## lagoon
// ARM_SingleCycle_CPU
module ARM_SingleCycle_CPU
	#(parameter	BusWidth	= 32)
	(input logic		i_CLK, i_RESET,
	input logic[(BusWidth - 1):0]	i_Instr,
	output logic[(BusWidth - 1):0]	o_PC,
	output logic[(BusWidth - 1):0]	o_Data_Address,
	output logic					o_Mem_Write,
	output logic[(BusWidth - 1):0]	o_Write_Data,
	input logic[(BusWidth - 1):0]	i_Read_Data);
For scale: about 3900 cells after synthesis, about 520 flip-flops.
Settings: LEC_CHECK=0, ABC_AREA=0, CAP_MARGIN=15, CELL_PAD_IN_SITES_GLOBAL_PLACEMENT=1, CORE_ASPECT_RATIO=1.58, CORE_MARGIN=2, CORE_UTILIZATION=61, CTS_CLUSTER_SIZE=73, GPL_ROUTABILITY_DRIVEN=0, GPL_TIMING_DRIVEN=1, HOLD_SLACK_MARGIN=0.29, PLACE_DENSITY_LB_ADDON=0.01, SETUP_SLACK_MARGIN=1.0, SLEW_MARGIN=20; clock period 3.42 ns.
run.sh (not shown) runs the stock make flow with config.mk's settings and CLKGATE_MAP_FILE=.
lagoon failed in 5_1_grt with GRT-0116.
What juniper does differently from lagoon at the input level:
==> flow/config.mk <==
export PLATFORM = sky130hd
export DESIGN_NAME = ARM_SingleCycle_CPU
export DESIGN_NICKNAME = ARM_SingleCycle_CPU
export VERILOG_FILES = /design/flow/design.v
export SDC_FILE = /design/flow/constraint.sdc
export NUM_CORES = 4
export LEC_CHECK = 0
export CAP_MARGIN = 20
export CORE_ASPECT_RATIO = 1.23
export CORE_MARGIN = 2
export CORE_UTILIZATION = 40
export PLACE_DENSITY_LB_ADDON = 0.19
export SETUP_SLACK_MARGIN = 0.95
export SLEW_MARGIN = 20
==> flow/constraint.sdc <==
create_clock -name core_clock -period 16.4 [get_ports {i_CLK}]
set_input_delay 3.2800 -clock core_clock [delete_from_list [all_inputs] [get_ports {i_CLK}]]
set_output_delay 3.2800 -clock core_clock [all_outputs]
set_load 0.01 [all_outputs]
==> comparison <==
Flow for lagoon halted at 5_1_grt, error code GRT-0116.
In summary, juniper completed successfully, with a layout that passed the timing, design-rule and antenna checks.
Of lagoon and juniper, the lower instance area at placement belongs to juniper.
Delta (juniper minus lagoon): total core area picked up an extra 28000 um^2; chip area picked up an extra 51%.
Setup changes, juniper to maple
-- flow/config.mk --
<<< juniper, line 8
export CAP_MARGIN = 20
export CORE_ASPECT_RATIO = 1.23
export CORE_MARGIN = 2
export CORE_UTILIZATION = 40
export PLACE_DENSITY_LB_ADDON = 0.19
export SETUP_SLACK_MARGIN = 0.95
export SLEW_MARGIN = 20
>>> maple, line 8
export CAP_MARGIN = 20
export CORE_MARGIN = 2
export CORE_UTILIZATION = 57
export SLEW_MARGIN = 20
==> flow/constraint.sdc <==
create_clock -name core_clock -period 7.49 [get_ports {i_CLK}]
set_input_delay 1.4980 -clock core_clock [delete_from_list [all_inputs] [get_ports {i_CLK}]]
set_output_delay 1.4980 -clock core_clock [all_outputs]
set_load 0.01 [all_outputs]
The flow completed for maple, but it is not clean: the layout still shows setup timing.
met1 capacity usage during global routing, juniper and maple, higher one = maple.
Re detailed-route via count: juniper was lower than maple.
The lower post-layout period usage of the worst path came out of juniper.
In the metrics for juniper and maple, the one carrying the higher final design area excluding fillers is maple.
For the setup slack at placement, maple came in 3.61 ns lower than juniper did.
Input-level comparison between amber and maple:
-- flow/config.mk --
<<< maple, line 9
export CORE_MARGIN = 2
export CORE_UTILIZATION = 57
export SLEW_MARGIN = 20
>>> amber, line 9
export CORE_MARGIN = 2
export CORE_UTILIZATION = 66
export CTS_CLUSTER_SIZE = 29
export PLACE_DENSITY_LB_ADDON = 0.0
export SETUP_SLACK_MARGIN = 1.91
export SLEW_MARGIN = 20
export TNS_END_PERCENT = 5
==> flow/constraint.sdc <==
create_clock -name core_clock -period 7.71 [get_ports {i_CLK}]
set_input_delay 1.5420 -clock core_clock [delete_from_list [all_inputs] [get_ports {i_CLK}]]
set_output_delay 1.5420 -clock core_clock [all_outputs]
set_load 0.01 [all_outputs]
Notes after the runs:
From maple to amber, yosys synthesis chip area did not move at all. amber: GRT-0232 in 5_1_grt -> run aborted. Against maple, amber comes in 72 lower on post-cts gate resize count. Looking at area enclosed by the die boundary, amber sits 13% lower than maple does. Against maple, amber comes in 0.12 ns higher on post-placement worst setup slack. Against maple, routability congestion estimate from global placement in amber rose by more than 10%. On post-placement cell count, the lower figure sits with amber, not maple.


ARM_SingleCycle_CPU again, from the RTL that the note above started with.
export LEC_CHECK = 0
export ABC_AREA = 0
export CAP_MARGIN = 20
export CELL_PAD_IN_SITES_DETAIL_PLACEMENT = 1
export CELL_PAD_IN_SITES_GLOBAL_PLACEMENT = 1
export CORE_ASPECT_RATIO = 1.24
export CORE_MARGIN = 2
export CORE_UTILIZATION = 23
export CTS_CLUSTER_SIZE = 10
export GPL_ROUTABILITY_DRIVEN = 0
export GPL_TIMING_DRIVEN = 1
export HOLD_SLACK_MARGIN = -0.07
export PLACE_DENSITY = 0.48
export SETUP_SLACK_MARGIN = 2.61
export SLEW_MARGIN = 5
create_clock -name core_clock -period 8.97 [get_ports {i_CLK}]
==> next run, changes <==
- CAP_MARGIN: 20 -> 15
- CELL_PAD_IN_SITES_DETAIL_PLACEMENT: 1 -> default
- CORE_ASPECT_RATIO: 1.24 -> 0.65
- CORE_UTILIZATION: 23 -> 59
- CTS_CLUSTER_SIZE: 10 -> 73
- PLACE_DENSITY: 0.48 -> default
- PLACE_DENSITY_LB_ADDON: default -> 0.2
- SETUP_SLACK_MARGIN: 2.61 -> 1.0
- SLEW_MARGIN: 5 -> 20
- clock period: 8.97 -> 4.14 ns (I/O delays scaled with it)
Outcome:
- Now the flow aborted during global routing, error GRT-0116
- area after synthesis is unchanged
- die area decreases by 60%
- synthesized cell count is unchanged
==> next run, changes <==
- CORE_UTILIZATION: 59 -> 61
- PLACE_DENSITY_LB_ADDON: 0.2 -> 0.01
- clock period: 4.14 -> 3.42 ns (I/O delays scaled with it)
Outcome: The changed run did not get past global routing on GRT-0116; die size decreases by 3.2%; area after synthesis is unchanged; synthesized cell count does not change.
==> next run, changes <==
- CORE_UTILIZATION: 61 -> 23
- PLACE_DENSITY_LB_ADDON: 0.01 -> 0.2
- SETUP_SLACK_MARGIN: 1.0 -> default
- clock period: 3.42 -> 9.57 ns (I/O delays scaled with it)
The new run finished clean.
Synthesized area does not change.
Die size goes up to 2.6 times its value.
Synthesized cell count stays the same.
==> next run, changes <==
- CORE_ASPECT_RATIO: 0.65 -> 0.88
- CORE_UTILIZATION: 23 -> 58
- CTS_CLUSTER_SIZE: 73 -> 57
- GPL_ROUTABILITY_DRIVEN: 0 -> 1
- PLACE_DENSITY_LB_ADDON: 0.2 -> default
- clock period: 9.57 -> 7.49 ns (I/O delays scaled with it)
What happened:
- The new run finished but fails on capacitance limit, slew limit, setup timing
- design area is higher slightly
- hold slack is about the same
- worst setup slack loses 1.4 ns
- power goes up by a quarter to a third


ARM_SingleCycle_CPU again, from the RTL that the note above started with.
Design ARM_SingleCycle_CPU, start of the top module:
module ARM_SingleCycle_CPU
	#(parameter	BusWidth	= 32)
	(input logic		i_CLK, i_RESET,
	input logic[(BusWidth - 1):0]	i_Instr,
	output logic[(BusWidth - 1):0]	o_PC,
	output logic[(BusWidth - 1):0]	o_Data_Address,
	output logic					o_Mem_Write,
	output logic[(BusWidth - 1):0]	o_Write_Data,
	input logic[(BusWidth - 1):0]	i_Read_Data);
Settings: LEC_CHECK=0, ABC_AREA=1, CAP_MARGIN=15, CELL_PAD_IN_SITES_GLOBAL_PLACEMENT=1, CORE_ASPECT_RATIO=0.88, CORE_MARGIN=2, CORE_UTILIZATION=58, CTS_CLUSTER_SIZE=57, GPL_ROUTABILITY_DRIVEN=1, GPL_TIMING_DRIVEN=1, HOLD_SLACK_MARGIN=-0.07, SETUP_SLACK_MARGIN=1.94, SLEW_MARGIN=5; clock period 7.49 ns.
The baseline produced a layout that fails on negative setup slack.
==> next run, changes <==
ABC_AREA = 0   (was 1)
CORE_UTILIZATION = 61   (was 58)
TNS_END_PERCENT = 5   (was unset)
Effect: Now the flow did not get past 5_1_grt with GRT-0232; die area is lower by 14%; synthesized cell count is lower by 29%; synthesized area is lower by 10%.
==> next run, changes <==
CELL_PAD_IN_SITES_GLOBAL_PLACEMENT = 0   (was 1)
CORE_ASPECT_RATIO = 0.65   (was 0.88)
CORE_UTILIZATION = 70   (was 61)
CTS_CLUSTER_SIZE = 73   (was 57)
PLACE_DENSITY_LB_ADDON = 0.2   (was unset)
SETUP_SLACK_MARGIN = 1.0   (was 1.94)
SLEW_MARGIN = 20   (was 5)
TNS_END_PERCENT = unset   (was 5)
clock period = 4.14 ns   (was 7.49 ns; I/O delays follow)
Now the flow failed in 4_1_cts; synthesized area stays the same; die size came out lower by 13%; synthesized cell count is unchanged.


Starting RTL as in the previous note.
// ARM_SingleCycle_CPU
module ARM_SingleCycle_CPU
	#(parameter	BusWidth	= 32)
	(input logic		i_CLK, i_RESET,
	input logic[(BusWidth - 1):0]	i_Instr,
	output logic[(BusWidth - 1):0]	o_PC,
	output logic[(BusWidth - 1):0]	o_Data_Address,
	output logic					o_Mem_Write,
	output logic[(BusWidth - 1):0]	o_Write_Data,
	input logic[(BusWidth - 1):0]	i_Read_Data);
clock: 8.97 ns
lec_check: 0
abc_area: 1
cap_margin: 20
cell_pad_in_sites_detail_placement: 2
cell_pad_in_sites_global_placement: 1
core_aspect_ratio: 1.24
core_margin: 2
core_utilization: 67
cts_cluster_size: 15
gpl_routability_driven: 0
gpl_timing_driven: 1
hold_slack_margin: 0.21
place_density: 0.48
setup_slack_margin: 2.61
slew_margin: 5
tns_end_percent: 90
The starting point failed in 3_1_place_gp_skip_io.
Change:
ABC_AREA = 0   (was 1)
CAP_MARGIN = 15   (was 20)
CELL_PAD_IN_SITES_DETAIL_PLACEMENT = not set   (was 2)
CORE_ASPECT_RATIO = 0.88   (was 1.24)
CORE_UTILIZATION = 58   (was 67)
CTS_CLUSTER_SIZE = 57   (was 15)
GPL_ROUTABILITY_DRIVEN = 1   (was 0)
HOLD_SLACK_MARGIN = -0.07   (was 0.21)
PLACE_DENSITY = not set   (was 0.48)
SETUP_SLACK_MARGIN = 1.94   (was 2.61)
TNS_END_PERCENT = not set   (was 90)
clock period = 7.49 ns   (was 8.97 ns; I/O delays follow)
Result: The new run stopped in 5_1_grt; synthesized area went down by 10%; die size went up by 3.6%; synthesized cell count went down by 29%.


## v3
Starting RTL as in the previous note.
make LEC_CHECK=0 ABC_AREA=1 CAP_MARGIN=40 CELL_PAD_IN_SITES_DETAIL_PLACEMENT=2 CELL_PAD_IN_SITES_GLOBAL_PLACEMENT=1 CORE_ASPECT_RATIO=1.8 CORE_MARGIN=2 CORE_UTILIZATION=67 CTS_CLUSTER_SIZE=15 GPL_ROUTABILITY_DRIVEN=0 GPL_TIMING_DRIVEN=1 HOLD_SLACK_MARGIN=0.21 MIN_ROUTING_LAYER=met2 PLACE_DENSITY=0.48 SETUP_SLACK_MARGIN=2.61 SLEW_MARGIN=5 TNS_END_PERCENT=90 finish   # period 8.97 ns
In the summary table, v3 is marked failed, with error GPL-0301 raised in global placement without I/O.
Relative to v3, the following input files were edited for v58:
- ABC_AREA removed (was 1)
- GPL_ROUTABILITY_DRIVEN removed (was 0)
- PLACE_DENSITY removed (was 0.48)
- CELL_PAD_IN_SITES_GLOBAL_PLACEMENT removed (was 1)
- CTS_CLUSTER_SIZE removed (was 15)
- CORE_UTILIZATION changed from 67 to 56
- SETUP_SLACK_MARGIN removed (was 2.61)
- CAP_MARGIN changed from 40 to 20
- GPL_TIMING_DRIVEN removed (was 1)
- CELL_PAD_IN_SITES_DETAIL_PLACEMENT removed (was 2)
- MIN_ROUTING_LAYER removed (was met2)
- HOLD_SLACK_MARGIN removed (was 0.21)
- SLEW_MARGIN changed from 5 to 20
- TNS_END_PERCENT removed (was 90)
- CORE_ASPECT_RATIO removed (was 1.8)
- the clock period (ns, I/O delays scaled along) changed from 8.97 to 7.54
[summary]
[flow] v58 | stages: complete | final checks: fail | reason: negative setup slack
Flow for v3 halted at global placement without I/O, error code GPL-0301.
Note that the average instance area after synthesis recorded for v58 amounts to 1.3 times the value seen in v3.
Of v3 and v58, the run reporting the lower post-synthesis cell type count was v3.
The dominant kind of combinational cell comes out simple AND/OR/NAND/NOR gates in one run and AND-OR/OR-AND gates in the other, namely in v3 and v58 respectively.
Compared with v3, count of mapped cells out of synthesis in v58 decreased by more than a quarter.
Simple logic cell fraction of the synthesized area: v58 lower than v3
v58 ended with more die size than v3.
> inputs changed (v58 -> v16)
- putting CTS_CLUSTER_DIAMETER at 394 where nothing was set
- putting PLACE_DENSITY_LB_ADDON at 0.13 where nothing was set
- swapping 56 for 21 in CORE_UTILIZATION
- putting MAX_ROUTING_LAYER at met4 where nothing was set
- putting SETUP_SLACK_MARGIN at 2.57 where nothing was set
- putting ABC_AREA at 1 where nothing was set
- swapping 2 for 6 in CORE_MARGIN
- swapping 20 for 5 in CAP_MARGIN
- swapping 7.54 for 9.7 in the clock period (ns, I/O delays scaled along)
[summary]
Row worst slack after detailed placement: v16 higher / v58 lower. Taking v58 as the reference, in v16 total number of vias went up; number of instances in the placed design went up. Compared with v58, v16 shows a worst path arrival time that is 0.30 ns lower. Both conditions hold for v16: the flow ran to the end and the final layout passed the timing, design-rule and antenna checks. For wire length, dividing the value from v58 by the value from v16 gives 0.75. Higher met2 usage in global routing was reported by v58, not v16. Measured against each other, v58 and v16 differ in highest net fanout along the worst path, the lower figure coming from v58.
Changes in v37 relative to v16:
- a deleted CTS_CLUSTER_DIAMETER that had been 394
- an added CELL_PAD_IN_SITES_DETAIL_PLACEMENT of 1
- an added CTS_CLUSTER_SIZE of 70
- a change of ABC_AREA from 1 to 0
- a change of PLACE_DENSITY_LB_ADDON from 0.13 to 0.19
- an added GPL_ROUTABILITY_DRIVEN of 0
- an added CORE_ASPECT_RATIO of 0.59
- a change of CAP_MARGIN from 5 to 20
- a change of SETUP_SLACK_MARGIN from 2.57 to -1.53
- a change of CORE_UTILIZATION from 21 to 28
- a change of the clock period (ns, I/O delays scaled along) from 9.7 to 16.4
Delta (v37 minus v16): hold violation total from the final report flat; overall power after layout shrank by 58%; global-route usage went up 3.3 points; initial antenna violation count went down by 8. On v37: final instance count without filler cells is 35% lower than what v16 gave. The post-synthesis to final-layout area growth of v37 falls short of that of v16 by 25 points. Between v37 and v16, the flop count does not differ in any meaningful way. Combinational fraction of the cell area (higher): v37. Count of antenna diodes in the layout came out lower on v37 than on v16. v37: count of buffering cells on the critical path with inverters included is 6 lower than what v16 reported.
Relative to v37, the following input files were edited for v22:
- changing SETUP_SLACK_MARGIN from -1.53 to 0.97
- removing PLACE_DENSITY_LB_ADDON (formerly 0.19)
- removing GPL_ROUTABILITY_DRIVEN (formerly 0)
- setting PLACE_DENSITY to 0.43 for the first time
- changing ABC_AREA from 0 to 1
- changing CORE_UTILIZATION from 28 to 69
- setting CTS_CLUSTER_DIAMETER to 242 for the first time
- changing CORE_ASPECT_RATIO from 0.59 to 1.19
- setting TNS_END_PERCENT to 10 for the first time
- changing CORE_MARGIN from 6 to 2
- removing MAX_ROUTING_LAYER (formerly met4)
- removing CELL_PAD_IN_SITES_DETAIL_PLACEMENT (formerly 1)
- changing CTS_CLUSTER_SIZE from 70 to 95
- changing the clock period (ns, I/O delays scaled along) from 16.4 to 8.21
==> results <==
Cmp v22 vs v37: parity-gate share of the synthesized area counting xor and xnor cells lower in v22. In the summary table, v22 is marked failed, with error GRT-0232 raised in global routing. In the tables for v37 and v22, floorplan die height reads higher with v37. Comparing v37 and v22, the higher adder-cell area share of the yosys netlist was measured on v37. Compared with v37, v22 shows a higher post-synthesis instance area. The full die area in v37 is 2.3 times that in v22. Summary of v22 over v37: multiplexer share of the synthesized area decreased 1.3 points, core utilization at floorplan increased 41 points.
Power figures rest on the tool's default switching activity, not on a simulated workload.
